==> run G <==
// FIR_low_pass_filter
module FIR_low_pass_filter(
	input clk,
	input rst,
	input [7:0]FIR_IN,
	output reg [16:0]FIR_OUT
);
reg[7:0] delay_pipeline1;
reg[7:0] delay_pipeline2;
reg[7:0] delay_pipeline3;
reg[7:0] delay_pipeline4;
reg[7:0] delay_pipeline5;
reg[7:0] delay_pipeline6;
reg[7:0] delay_pipeline7;
reg[7:0] delay_pipeline8;
reg[7:0] delay_pipeline9;
wire[7:0] coeff1 = 8'd7;	 
wire[7:0] coeff2 = 8'd5;
wire[7:0] coeff3 = 8'd51;
wire[7:0] coeff4 = 8'd135;
wire[7:0] coeff5 = 8'd179;
wire[7:0] coeff6 = 8'd135;
wire[7:0] coeff7 = 8'd51;
wire[7:0] coeff8 = 8'd5;
wire[7:0] coeff9 = 8'd7;
reg signed [16:0] multi_data1 ; 
reg signed [16:0] multi_data2 ;
reg signed [16:0] multi_data3 ;
reg signed [16:0] multi_data4 ;
reg signed [16:0] multi_data5 ;
reg signed [16:0] multi_data6 ;
reg signed [16:0] multi_data7 ;
reg signed [16:0] multi_data8 ;
reg signed [16:0] multi_data9 ;
always@(posedge clk or negedge rst)
if(!rst)
begin
	delay_pipeline1 <= 8'b0 ;
	delay_pipeline2 <= 8'b0 ;
	delay_pipeline3 <= 8'b0 ;
	delay_pipeline4 <= 8'b0 ;
	delay_pipeline5 <= 8'b0 ;
	delay_pipeline6 <= 8'b0 ;
	delay_pipeline7 <= 8'b0 ;
	delay_pipeline8 <= 8'b0 ;
	delay_pipeline9 <= 8'b0 ;
end
  ...
Settings: LEC_CHECK=0, ABC_AREA=1, CAP_MARGIN=20, CORE_ASPECT_RATIO=1.32, CORE_MARGIN=2, CORE_UTILIZATION=72, SLEW_MARGIN=20, TNS_END_PERCENT=50; clock period 3.71 ns.
run.sh (not shown) runs the stock make flow with config.mk's settings and CLKGATE_MAP_FILE=.
==> inputs of run C, as changes to run G <==
--- a/flow/config.mk
+++ b/flow/config.mk
@@ -8,7 +8,7 @@
 export ABC_AREA = 1
 export CAP_MARGIN = 20
-export CORE_ASPECT_RATIO = 1.32
 export CORE_MARGIN = 2
 export CORE_UTILIZATION = 72
+export PLACE_DENSITY_LB_ADDON = 0.2
+export SETUP_SLACK_MARGIN = -0.16
 export SLEW_MARGIN = 20
-export TNS_END_PERCENT = 50
==> flow/constraint.sdc (replaced) <==
create_clock -name core_clock -period 3.57 [get_ports {clk}]
set_input_delay 0.7140 -clock core_clock [delete_from_list [all_inputs] [get_ports {clk}]]
set_output_delay 0.7140 -clock core_clock [all_outputs]
set_load 0.01 [all_outputs]
==> inputs of run E, as changes to run G <==
--- a/flow/config.mk
+++ b/flow/config.mk
@@ -6,9 +6,9 @@
 export NUM_CORES = 4
 export LEC_CHECK = 0
-export ABC_AREA = 1
 export CAP_MARGIN = 20
-export CORE_ASPECT_RATIO = 1.32
 export CORE_MARGIN = 2
 export CORE_UTILIZATION = 72
+export CTS_CLUSTER_SIZE = 49
+export PLACE_DENSITY_LB_ADDON = 0.0
+export SETUP_SLACK_MARGIN = 1.07
 export SLEW_MARGIN = 20
-export TNS_END_PERCENT = 50
==> flow/constraint.sdc (replaced) <==
create_clock -name core_clock -period 3.77 [get_ports {clk}]
set_input_delay 0.7540 -clock core_clock [delete_from_list [all_inputs] [get_ports {clk}]]
set_output_delay 0.7540 -clock core_clock [all_outputs]
set_load 0.01 [all_outputs]
==> inputs of run M, as changes to run G <==
--- a/flow/config.mk
+++ b/flow/config.mk
@@ -6,9 +6,6 @@
 export NUM_CORES = 4
 export LEC_CHECK = 0
-export ABC_AREA = 1
 export CAP_MARGIN = 20
-export CORE_ASPECT_RATIO = 1.32
 export CORE_MARGIN = 2
-export CORE_UTILIZATION = 72
+export CORE_UTILIZATION = 51
 export SLEW_MARGIN = 20
-export TNS_END_PERCENT = 50
==> flow/constraint.sdc (replaced) <==
create_clock -name core_clock -period 4.56 [get_ports {clk}]
set_input_delay 0.9120 -clock core_clock [delete_from_list [all_inputs] [get_ports {clk}]]
set_output_delay 0.9120 -clock core_clock [all_outputs]
set_load 0.01 [all_outputs]
==> summary of the runs <==
Run G completed and failed the layout checks on negative setup slack. Run M ran to the end with no violations. Run E completed, yet does not pass: negative setup slack. Run C produced a layout that fails on negative setup slack.
Synthesized area is the same in run C and run G.
The lowest worst setup slack belongs to run E, the highest to run M.
Utilization, highest first: run E, run C, run G, run M.
